==> exp/zinc <==
// smul_q31
module smul_q31 (
    input  logic        clk,
    input  logic        reset,
    input  logic        go,
    input  logic [31:0] left,
    input  logic [31:0] right,
    output logic [31:0] out,
    output logic        done
);
export LEC_CHECK = 0
export ABC_AREA = 1
export CAP_MARGIN = 15
export CORE_ASPECT_RATIO = 1.4
export CORE_MARGIN = 2
export CORE_UTILIZATION = 72
export CTS_CLUSTER_DIAMETER = 320
export CTS_CLUSTER_SIZE = 100
export PLACE_DENSITY = 0.36
export SETUP_SLACK_MARGIN = 2.5
export SLEW_MARGIN = 20
export TNS_END_PERCENT = 10
create_clock -name core_clock -period 4.99 [get_ports {clk}]
run.sh (not shown) runs the stock make flow with config.mk's settings and CLKGATE_MAP_FILE=.
==> exp/quartz (differences from exp/zinc) <==
==> flow/config.mk (replaced) <==
export PLATFORM = sky130hd
export DESIGN_NAME = smul_q31
export DESIGN_NICKNAME = smul_q31
export VERILOG_FILES = /design/flow/design.v
export SDC_FILE = /design/flow/constraint.sdc
export NUM_CORES = 4
export LEC_CHECK = 0
export CAP_MARGIN = 20
export CORE_MARGIN = 2
export CORE_UTILIZATION = 69
export CTS_CLUSTER_SIZE = 95
export SETUP_SLACK_MARGIN = 2.5
export SLEW_MARGIN = 20
==> flow/constraint.sdc (replaced) <==
create_clock -name core_clock -period 10.9 [get_ports {clk}]
set_input_delay 2.1800 -clock core_clock [delete_from_list [all_inputs] [get_ports {clk}]]
set_output_delay 2.1800 -clock core_clock [all_outputs]
set_load 0.01 [all_outputs]
==> comparison table <==
item                                                                                                     exp/quartz                     exp/zinc
Worst hold slack after final layout                                                                          454 ps                       439 ps
Worst reg2reg startpoint                                                                mul.left_tmp[19]$_SDFF_PN0_  mul.left_tmp[31]$_SDFF_PN0_
Cell area reported after detailed placement                                                               40000 µm²                    46600 µm²
Yosys top cell area share                                                                                     0.558                        0.524
Status                                                                                               finished clean     finished with violations
Violated checks                                                                                                   -         negative setup slack
Tap cell instance count                                                                                         748                          735
Achievable frequency                                                                                        122 MHz                      136 MHz
Count of warning messages emitted by the tools                                                                   28                           31
Multi-input gate share of total cell area                                                                     0.791                        0.677
Finished Core Util                                                                                            0.736                        0.863
Post-synthesis share of cell area spent on full adders, half adders and majority gates                        0.616                        0.578
Core region area                                                                                          55100 µm²                    56300 µm²
Synthesis-to-layout area growth                                                                               5.46%                        18.6%
Cell Count, Final, Fillers Out                                                                                 4750                         6432
Pin count of the biggest net entering global routing                                                             51                           66
Cell count listed in synth_stat.txt                                                                            4030                         5295

==> lagoon: inputs <==
==> flow/design.v <==
/*verilator lint_off MULTITOP*/
module num_rpad #(
    parameter int IN_WIDTH  = 32,
    parameter int OUT_WIDTH = 32
) (
    input  logic [ IN_WIDTH-1:0] in,
    output logic [OUT_WIDTH-1:0] out
);
  localparam int EXTEND = OUT_WIDTH - IN_WIDTH;
  assign out = {in, {EXTEND{1'b0}}};
endmodule
module num_sneg #(
    parameter int WIDTH = 32
) (
    input  logic signed [WIDTH-1:0] in,
    output logic signed [WIDTH-1:0] out
);
  assign out = -in;
endmodule
module num_sabs #(
    parameter int WIDTH = 32
) (
    input  logic signed [WIDTH-1:0] in,
    output logic signed [WIDTH-1:0] out
);
  assign out = in[WIDTH-1] ? -in : in;
endmodule
module num_min #(
    parameter int WIDTH = 32
) (
    input  logic [WIDTH-1:0] left,
    input  logic [WIDTH-1:0] right,
    output logic [WIDTH-1:0] out
);
  assign out = (left < right) ? left : right;
endmodule
module num_max #(
    parameter int WIDTH = 32
) (
    input  logic [WIDTH-1:0] left,
    input  logic [WIDTH-1:0] right,
    output logic [WIDTH-1:0] out
);
  assign out = (left > right) ? left : right;
endmodule
module num_smin #(
    parameter int WIDTH = 32
) (
    input  logic signed [WIDTH-1:0] left,
    input  logic signed [WIDTH-1:0] right,
    output logic signed [WIDTH-1:0] out
);
  assign out = (left < right) ? left : right;
endmodule
module num_smax #(
    parameter int WIDTH = 32
) (
    input  logic signed [WIDTH-1:0] left,
    input  logic signed [WIDTH-1:0] right,
    output logic signed [WIDTH-1:0] out
);
  assign out = (left > right) ? left : right;
endmodule
module num_ssignbit #(
    parameter int WIDTH = 32
) (
    input logic signed [WIDTH-1:0] in,
    output logic out
);
  assign out = in[WIDTH-1];
endmodule
module num_sadd #(
    parameter int LEFT_WIDTH = 32,
    parameter int LEFT_LSB = 0,
    parameter int RIGHT_WIDTH = 32,
    parameter int RIGHT_LSB = 0,
    parameter int OUT_WIDTH = 33
) (
    input  logic signed [ LEFT_WIDTH-1:0] left,
    input  logic signed [RIGHT_WIDTH-1:0] right,
    output logic signed [  OUT_WIDTH-1:0] out
);
  logic signed [  LEFT_LSB+LEFT_WIDTH-1:0] left_aligned;
  logic signed [RIGHT_LSB+RIGHT_WIDTH-1:0] right_aligned;
  assign left_aligned = {left, {LEFT_LSB{1'b0}}};
  assign right_aligned = {right, {RIGHT_LSB{1'b0}}};
  assign out = left_aligned + right_aligned;
endmodule
module num_smul #(
    parameter int LEFT_WIDTH = 32,
    parameter int RIGHT_WIDTH = 32,
    parameter int OUT_WIDTH = 64,
    parameter int OUT_LSB = 0
) (
    input  logic signed [ LEFT_WIDTH-1:0] left,
    input  logic signed [RIGHT_WIDTH-1:0] right,
    input  logic                          go,
    input  logic                          reset,
    input  logic                          clk,
    output logic signed [  OUT_WIDTH-1:0] out,
    output logic                          done
);
  logic [1:0] done_buffer;
  assign done = done_buffer[1];
  logic signed [       LEFT_WIDTH-1:0] left_tmp;
  logic signed [      RIGHT_WIDTH-1:0] right_tmp;
  logic signed [OUT_LSB+OUT_WIDTH-1:0] out_tmp;
  assign out = out_tmp[OUT_LSB+OUT_WIDTH-1:OUT_LSB];
  always_ff @(posedge clk) begin
    if (go) begin
      done_buffer[0] <= 1;
      done_buffer[1] <= done_buffer[0];
    end else begin
      done_buffer <= 0;
    end
  end
  always_ff @(posedge clk) begin
    if (!reset && go) begin
      left_tmp  <= left;
      right_tmp <= right;
    end else begin
      left_tmp  <= 0;
      right_tmp <= 0;
    end
  end
  always_ff @(posedge clk) begin
    if (reset) begin
      out_tmp <= 0;
    end else if (go) begin
      out_tmp <= left_tmp * right_tmp;
    end else begin
      out_tmp <= out_tmp;
    end
  end
endmodule
module smul_q31 (
    input  logic        clk,
    input  logic        reset,
    input  logic        go,
    input  logic [31:0] left,
    input  logic [31:0] right,
    output logic [31:0] out,
    output logic        done
);
  num_smul #(
      .LEFT_WIDTH (32),
      .RIGHT_WIDTH(32),
      .OUT_WIDTH  (32),
      .OUT_LSB    (31)
  ) mul (
      .left (left),
      .right(right),
      .go   (go),
      .reset(reset),
      .clk  (clk),
      .out  (out),
      .done (done)
  );
endmodule
==> flow/run.sh <==
#!/bin/bash
# the make line also repeats each setting of config.mk as NAME=value (left out here)
make -C /OpenROAD-flow-scripts/flow DESIGN_CONFIG=/design/flow/config.mk WORK_HOME=/design/flow/orfs CLKGATE_MAP_FILE= finish
==> flow/config.mk <==
export PLATFORM = sky130hd
export DESIGN_NAME = smul_q31
export DESIGN_NICKNAME = smul_q31
export VERILOG_FILES = /design/flow/design.v
export SDC_FILE = /design/flow/constraint.sdc
export NUM_CORES = 4
export LEC_CHECK = 0
export ABC_AREA = 1
export CAP_MARGIN = 30
export CELL_PAD_IN_SITES_DETAIL_PLACEMENT = 2
export CORE_MARGIN = 8
export CORE_UTILIZATION = 40
export CTS_CLUSTER_SIZE = 66
export GPL_ROUTABILITY_DRIVEN = 0
export SETUP_SLACK_MARGIN = 1.5
export SLEW_MARGIN = 20
export TNS_END_PERCENT = 55
==> flow/constraint.sdc <==
create_clock -name core_clock -period 10.5 [get_ports {clk}]
set_input_delay 2.1000 -clock core_clock [delete_from_list [all_inputs] [get_ports {clk}]]
set_output_delay 2.1000 -clock core_clock [all_outputs]
set_load 0.01 [all_outputs]
==> onyx (differences from lagoon) <==
- ABC_AREA: 1 -> unset
- CAP_MARGIN: 30 -> 20
- CELL_PAD_IN_SITES_DETAIL_PLACEMENT: 2 -> unset
- CORE_MARGIN: 8 -> 2
- CORE_UTILIZATION: 40 -> 72
- CTS_CLUSTER_SIZE: 66 -> 99
- GPL_ROUTABILITY_DRIVEN: 0 -> unset
- SETUP_SLACK_MARGIN: 1.5 -> unset
- TNS_END_PERCENT: 55 -> unset
==> flow/constraint.sdc (replaced) <==
create_clock -name core_clock -period 12.4 [get_ports {clk}]
set_input_delay 2.4800 -clock core_clock [delete_from_list [all_inputs] [get_ports {clk}]]
set_output_delay 2.4800 -clock core_clock [all_outputs]
set_load 0.01 [all_outputs]
==> yarrow (differences from lagoon) <==
- CAP_MARGIN: 30 -> 5
- CELL_PAD_IN_SITES_DETAIL_PLACEMENT: 2 -> unset
- CORE_MARGIN: 8 -> 2
- CORE_UTILIZATION: 40 -> 72
- CTS_CLUSTER_DIAMETER: unset -> 77
- GPL_ROUTABILITY_DRIVEN: 0 -> unset
- MAX_ROUTING_LAYER: unset -> met4
- SETUP_SLACK_MARGIN: 1.5 -> -0.61
- TNS_END_PERCENT: 55 -> unset
==> flow/constraint.sdc (replaced) <==
create_clock -name core_clock -period 6.01 [get_ports {clk}]
set_input_delay 1.2020 -clock core_clock [delete_from_list [all_inputs] [get_ports {clk}]]
set_output_delay 1.2020 -clock core_clock [all_outputs]
set_load 0.01 [all_outputs]
==> results <==
- yarrow never finished: it broke off in global routing (5_1_grt) (GRT-0232). onyx went through all stages and came out clean. lagoon died in global routing (5_1_grt), error GRT-0116.
- The lowest die size belongs to onyx, the highest to lagoon.
- Synthesized area is the same in yarrow and lagoon.
- Against yarrow, the synthesized cell count of onyx is lower by 24%.
==> figures <==
	onyx	yarrow	lagoon
Distinct cell type count after synthesis	68	30	30
Post-placement worst setup slack	3091 ps	-1116 ps	1279 ps
Y dimension of the die	235.1 um	242.6 um	336.1 um
Most numerous cell in the Yosys netlist	sky130_fd_sc_hd__fa_1	sky130_fd_sc_hd__inv_1	sky130_fd_sc_hd__inv_1
Floorplan core area	52660 sq um	56390 sq um	101700 sq um
Post-placement cell area	39930 sq um	46650 sq um	43380 sq um
Post-synthesis sequential area ratio	5.103%	4.786%	4.786%
Yosys simple share	17.00%	17.18%	17.18%
Proportion of netlist area held by the largest area contributor	55.82%	52.35%	52.35%
RePlAce Congestion	0.9390	1.012	-
MUX share of area	0.4426%	0%	0%
Yosys Chip Area	38450 sq um	40990 sq um	40990 sq um
Result of the run	no timing/DRC/antenna violations	stopped before the end	stopped before the end
Last stage reached	-	global routing (5_1_grt)	global routing (5_1_grt)
Number of cells in Yosys stat	4030	5295	5295
Mapped cell area	38450 sq um	40990 sq um	40990 sq um
And-or/or-and share of the synthesized area	3.372%	1.932%	1.932%
DPL Wire Length	79.15 mm	105.5 mm	213.9 mm
